==> inputs of run a <==
Design mips_pipeline, start of the top module:
    module mips_pipeline(clk, rst, imem_addr, imem_rdata, dmem_addr, dmem_wdata, dmem_we, dmem_rdata);
    input clk, rst;
    output [31:0] imem_addr;
    input  [31:0] imem_rdata;
    output [31:0] dmem_addr, dmem_wdata;
    output dmem_we;
    input  [31:0] dmem_rdata;
    wire [31:0] pc, pc_incr, ID_pc_incr, pc_next, dmem_rdata_w, jump_addr, branch_addr, wd;
    wire [31:0] instr, ID_instr, IF_instr;
    wire [31:0] alu_b, b_tgt, EX_b_tgt;
    wire RegWrite, Branch, PCSrc, RegDst, MemtoReg, MemRead, MemWrite, ALUSrc, Zero, Jump, bne, ID_RegWrite;
    wire [1:0] ALUOp;
    wire [2:0] Operation;
    reg32 PC( .clk(clk), .rst(rst), .d_in(pc_next), .d_out(pc) );
    wire stay;
    wire[31:0] pc_add;
    assign imem_addr = pc;
    assign IF_instr = imem_rdata;
    Hazard hazard( .clk(clk), .rst(rst), .stay(stay), .instr(IF_instr), .instr_out(instr) );
    add32 PCADD( .a(pc), .b(32'd4), .result(pc_incr) );  
    mux2 #(32) STMUX( .sel(stay), .a(pc), .b(pc_incr), .out(pc_add) );
    mux2 #(32) PCMUX( .sel(PCSrc), .a(b_tgt), .b(pc_add), .out(branch_addr) );
    mux2 #(32) JMUX( .sel(Jump), .a(jump_addr), .b(branch_addr), .out(pc_next) );
      reg_IF_ID REG_IF_ID( .clk(clk), .rst(rst), .pc_incr(pc_incr), .instr(instr), .pc_incr_out(ID_pc_incr),   .instr_out(ID_instr));
    wire [1:0] EX_ALUOp;
    wire [5:0] opcode;
    wire [4:0] rs, rt, rd, wn;
    wire [15:0] immed;
    wire [25:0] jumpoffset;
    wire [31:0] ext_immed, EX_pc_incr, EX_instr;
    wire [31:0] rd1, rd2;
    wire ID_MemWrite, EX_RegDst, EX_ALUSrc, EX_MemRead, EX_MemWrite, EX_Branch, EX_MemtoReg, EX_RegWrite;
    assign opcode = ID_instr[31:26];
  ...
export LEC_CHECK = 0
export CAP_MARGIN = 25
export CELL_PAD_IN_SITES_DETAIL_PLACEMENT = 1
export CORE_MARGIN = 10
export CORE_UTILIZATION = 27
export CTS_CLUSTER_SIZE = 31
export HOLD_SLACK_MARGIN = 0.27
export SLEW_MARGIN = 25
export TNS_END_PERCENT = 95
create_clock -name core_clock -period 9.53 [get_ports {clk}]
run.sh (not shown) runs the stock make flow with config.mk's settings and CLKGATE_MAP_FILE=.
==> run b (differences from run a) <==
ABC_AREA = 1   (was default)
CAP_MARGIN = 20   (was 25)
CELL_PAD_IN_SITES_DETAIL_PLACEMENT = default   (was 1)
CELL_PAD_IN_SITES_GLOBAL_PLACEMENT = 3   (was default)
CORE_ASPECT_RATIO = 1.41   (was default)
CORE_MARGIN = 7   (was 10)
CORE_UTILIZATION = 55   (was 27)
CTS_CLUSTER_SIZE = default   (was 31)
HOLD_SLACK_MARGIN = default   (was 0.27)
MAX_ROUTING_LAYER = met4   (was default)
MIN_ROUTING_LAYER = met2   (was default)
PLACE_DENSITY = 0.6   (was default)
SLEW_MARGIN = 5   (was 25)
TNS_END_PERCENT = default   (was 95)
==> flow/constraint.sdc (replaced) <==
create_clock -name core_clock -period 17.5 [get_ports {clk}]
set_input_delay 3.5000 -clock core_clock [delete_from_list [all_inputs] [get_ports {clk}]]
set_output_delay 3.5000 -clock core_clock [all_outputs]
set_load 0.01 [all_outputs]
==> results <==
Run a completed, yet does not pass: setup timing. Run b aborted during 3_1_place_gp_skip_io (GPL-0301). Area after synthesis: run b is larger than run a (about 4%). Between run a and run b, the lower die size is in run b (gap 96%, measured against run b). Between run b and run a, the lower synthesized cell count is in run a (gap 57%, measured against run a).
==> figures <==
Result of the run: run b did not finish; run a failed layout checks
Failing step: run b 3_1_place_gp_skip_io; run a -
Reasons for failing layout checks: run b -; run a setup timing
Die Footprint: run b 146,100 um2; run a 285,800 um2
Seq share, synth: run b 56.26%; run a 58.60%
Distinct lib cells used: run b 66; run a 81
Cells in synth_stat.txt: run b 8,261; run a 5,253
Top area contributor share: run b 42.58%; run a 44.35%
Standard cell core area: run b 134,500 um2; run a 263,000 um2
Floorplan die height: run b 451.0 um; run a 534.6 um
Most repeated cell in the gate-level netlist after synthesis: run b nand2_1; run a edfxtp_1
Post-synthesis share of cell area spent on full adders, half adders and majority gates: run b 2.003%; run a 2.366%
Simple Share, Synth: run b 15.53%; run a 8.021%
Area fraction in mux cells: run b 0.4838%; run a 18.81%
Synthesized Nets: run b 8,427; run a 5,419
Synthesized area divided by synthesized cell count: run b 9.016 um2; run a 13.61 um2
Post-synthesis share of cell area spent on and-or and or-and gates: run b 17.73%; run a 8.317%
Total cell area reported by yosys after synthesis: run b 74,480 um2; run a 71,510 um2
Site row count: run b 160; run a 188
Horiz. Die Dim: run b 323.9 um; run a 534.6 um
Mapped Cells: run b 8,261; run a 5,253


==> 09-02 <==
Starting RTL as in the previous note.
clock: 8.18 ns
lec_check: 0
cap_margin: 20
cell_pad_in_sites_global_placement: 0
core_margin: 2
core_utilization: 72
cts_cluster_diameter: 32
cts_cluster_size: 33
gpl_routability_driven: 1
gpl_timing_driven: 1
hold_slack_margin: 0.21
max_routing_layer: met4
place_density: 0.4
setup_slack_margin: 2.09
slew_margin: 20
==> 12-18 (differences from 09-02) <==
Settings changed: CELL_PAD_IN_SITES_GLOBAL_PLACEMENT 0 to default, CORE_UTILIZATION 72 to 57, CTS_CLUSTER_DIAMETER 32 to default, CTS_CLUSTER_SIZE 33 to default, GPL_ROUTABILITY_DRIVEN 1 to default, GPL_TIMING_DRIVEN 1 to default, HOLD_SLACK_MARGIN 0.21 to default, MAX_ROUTING_LAYER met4 to default, PLACE_DENSITY 0.4 to 0.6, SETUP_SLACK_MARGIN 2.09 to default.
==> flow/constraint.sdc (replaced) <==
create_clock -name core_clock -period 8.28 [get_ports {clk}]
set_input_delay 1.6560 -clock core_clock [delete_from_list [all_inputs] [get_ports {clk}]]
set_output_delay 1.6560 -clock core_clock [all_outputs]
set_load 0.01 [all_outputs]
==> comparison <==
- Against 09-02, the sequential share of layout area of 12-18 is higher by 2.1 points.
- Of 09-02 and 12-18, 09-02 has the higher clock skew (gap 0.050 ns).
- Of 12-18 and 09-02, 09-02 has the higher via count (gap 13%, measured against 09-02).
- Worst setup slack: 09-02 is lower than 12-18 (0.23 ns).
- Of 12-18 and 09-02, 09-02 has the higher global-route usage (gap 18 points).
- In 12-18 the cell count is larger than in 09-02, by 2.5%.
- In critical path depth, 09-02 and 12-18 do not differ.
- In 12-18 the combinational power is smaller than in 09-02, by about 6%.
- Non-clock buffer count: 09-02 is lower than 12-18 (20).
- 12-18 completed, yet does not pass: negative setup slack. 09-02 completed, yet does not pass: negative setup slack.
- Of 12-18 and 09-02, 12-18 has the higher die area (gap 26%, measured against 09-02).
==> figures <==
item                                                                            09-02                                 12-18
Core utilization before placement                                               72.7%                                 57.6%
Max Used Layer                                                                   met4                                  met5
Gpl congestion                                                                  0.963                                 0.969
Total detailed-routing wirelength                                              259 mm                                224 mm
R2r setup slk                                                                -5.07 ns                              -4.83 ns
Max-slew headroom at the worst pin                                              14.9%                                 9.56%
Transition time at the pin with the least slew margin                         1.26 ns                               1.35 ns
Met3 wire length                                                              41.3 mm                               19.6 mm
Status                                                       finished with violations              finished with violations
Reasons for failing layout checks                                negative setup slack                  negative setup slack
Chip area                                                                   0.102 mm²                             0.128 mm²
Final-stage net count                                                            5676                                  5581
Setup Slack @ Placement                                                      -4.98 ns                              -4.77 ns
Clk tree area frac                                                              10.9%                                 6.51%
Post-layout total power                                                      0.0301 W                              0.0250 W
Static leakage power                                                          29.2 nW                               27.4 nW
First-pass GRT wire length                                                     375 mm                                319 mm
# placed instances                                                               6513                                  6885
Routed met1 length                                                            78.6 mm                               87.9 mm
Combinational Power                                                         0.00786 W                             0.00736 W
Area growth, synth to finish                                                    18.6%                                 13.8%
Critical Path End                                      REG_EX_MEM.zero_out$_SDFF_PP0_  REG_EX_MEM.aluANS_out[31]$_SDFF_PP0_


==> run C <==
mips_pipeline again, from the RTL that the note above started with.
==> flow/config.mk <==
export PLATFORM = sky130hd
export DESIGN_NAME = mips_pipeline
export DESIGN_NICKNAME = mips_pipeline
export VERILOG_FILES = /design/flow/design.v
export SDC_FILE = /design/flow/constraint.sdc
export NUM_CORES = 4
export LEC_CHECK = 0
export CAP_MARGIN = 20
export CELL_PAD_IN_SITES_GLOBAL_PLACEMENT = 0
export CORE_MARGIN = 2
export CORE_UTILIZATION = 72
export CTS_CLUSTER_DIAMETER = 32
export CTS_CLUSTER_SIZE = 33
export GPL_ROUTABILITY_DRIVEN = 1
export GPL_TIMING_DRIVEN = 1
export HOLD_SLACK_MARGIN = -0.08
export MAX_ROUTING_LAYER = met4
export PLACE_DENSITY = 0.4
export SETUP_SLACK_MARGIN = 2.25
export SLEW_MARGIN = 20
==> flow/constraint.sdc <==
create_clock -name core_clock -period 11.7 [get_ports {clk}]
set_input_delay 2.3400 -clock core_clock [delete_from_list [all_inputs] [get_ports {clk}]]
set_output_delay 2.3400 -clock core_clock [all_outputs]
set_load 0.01 [all_outputs]
==> run K: changes against run C <==
Settings changed: ABC_AREA from default to 1, CELL_PAD_IN_SITES_GLOBAL_PLACEMENT 0 to default, CORE_UTILIZATION 72 to 62, CTS_CLUSTER_DIAMETER 32 to default, CTS_CLUSTER_SIZE 33 to default, GPL_ROUTABILITY_DRIVEN 1 to default, GPL_TIMING_DRIVEN 1 to default, HOLD_SLACK_MARGIN -0.08 to default, MAX_ROUTING_LAYER met4 to default, PLACE_DENSITY 0.4 to 0.6, SETUP_SLACK_MARGIN 2.25 to default.
==> flow/constraint.sdc (replaced) <==
create_clock -name core_clock -period 8.28 [get_ports {clk}]
set_input_delay 1.6560 -clock core_clock [delete_from_list [all_inputs] [get_ports {clk}]]
set_output_delay 1.6560 -clock core_clock [all_outputs]
set_load 0.01 [all_outputs]
==> run B: changes against run C <==
Settings changed: CELL_PAD_IN_SITES_GLOBAL_PLACEMENT 0 to default, CORE_UTILIZATION 72 to 40, CTS_CLUSTER_DIAMETER 32 to default, CTS_CLUSTER_SIZE 33 to default, GPL_ROUTABILITY_DRIVEN 1 to default, GPL_TIMING_DRIVEN 1 to default, HOLD_SLACK_MARGIN -0.08 to default, MAX_ROUTING_LAYER met4 to default, PLACE_DENSITY 0.4 to 0.6, SETUP_SLACK_MARGIN 2.25 to 4.01.
==> flow/constraint.sdc (replaced) <==
create_clock -name core_clock -period 14.6 [get_ports {clk}]
set_input_delay 2.9200 -clock core_clock [delete_from_list [all_inputs] [get_ports {clk}]]
set_output_delay 2.9200 -clock core_clock [all_outputs]
set_load 0.01 [all_outputs]
==> metrics.txt <==
# HELP chip_impl_metric Metrics from one implementation run
# TYPE chip_impl_metric gauge
chip_impl_metric{name="grt_pass1_vias",unit=""} 53961
chip_impl_info{name="check.faults",value="setup timing"} 1
chip_impl_metric{name="dp_slack",unit="ns"} -1.30
chip_impl_metric{name="setup_violations",unit=""} 7
chip_impl_metric{name="area_of_the_chip",unit="sq um"} 102000
chip_impl_metric{name="timing.final.ws_setup",unit="ns"} -1.42
chip_impl_metric{name="syn-instance-count",unit=""} 5253
chip_impl_info{name="status",value="failed layout checks"} 1
chip_impl_metric{name="globalRouteMet3Util",unit="%"} 19.3
# the run above: run C

==> metrics.txt <==
# HELP chip_impl_metric Metrics from one implementation run
# TYPE chip_impl_metric gauge
chip_impl_metric{name="area_of_the_chip",unit="sq um"} 123000
chip_impl_metric{name="placeableCoreArea",unit="sq um"} 119000
chip_impl_metric{name="number_of_warnings_the_tools_reported",unit=""} 65
chip_impl_metric{name="dp_slack",unit="ns"} -5.00
chip_impl_metric{name="globalRouteMet3Util",unit="%"} 9.82
chip_impl_info{name="status",value="failed layout checks"} 1
chip_impl_metric{name="setup_violations",unit=""} 16
chip_impl_info{name="check.faults",value="setup timing"} 1
chip_impl_metric{name="timing.final.ws_setup",unit="ns"} -4.78
chip_impl_metric{name="grt_pass1_vias",unit=""} 60109
# the run above: run K

==> metrics.txt <==
# HELP chip_impl_metric Metrics from one implementation run
# TYPE chip_impl_metric gauge
chip_impl_info{name="status",value="no timing/DRC/antenna violations"} 1
chip_impl_metric{name="postCtsResizedCells",unit=""} 22
chip_impl_metric{name="syn-instance-count",unit=""} 5253
chip_impl_metric{name="timing.final.ws_setup",unit="ns"} 1.32
chip_impl_metric{name="area_of_the_chip",unit="sq um"} 182000
chip_impl_metric{name="p_leak",unit="uW"} 0.0270
chip_impl_metric{name="dp_slack",unit="ns"} 0.845
chip_impl_info{name="area_leaders",value="sky130_fd_sc_hd__edfxtp_1 44%, sky130_fd_sc_hd__dfxtp_1 14%, sky130_fd_sc_hd__mux4_2 13%"} 1
chip_impl_metric{name="setup_violations",unit=""} 0
chip_impl_metric{name="n_antenna_cell",unit=""} 5
# the run above: run B

Power and IR drop assume default switching activity.
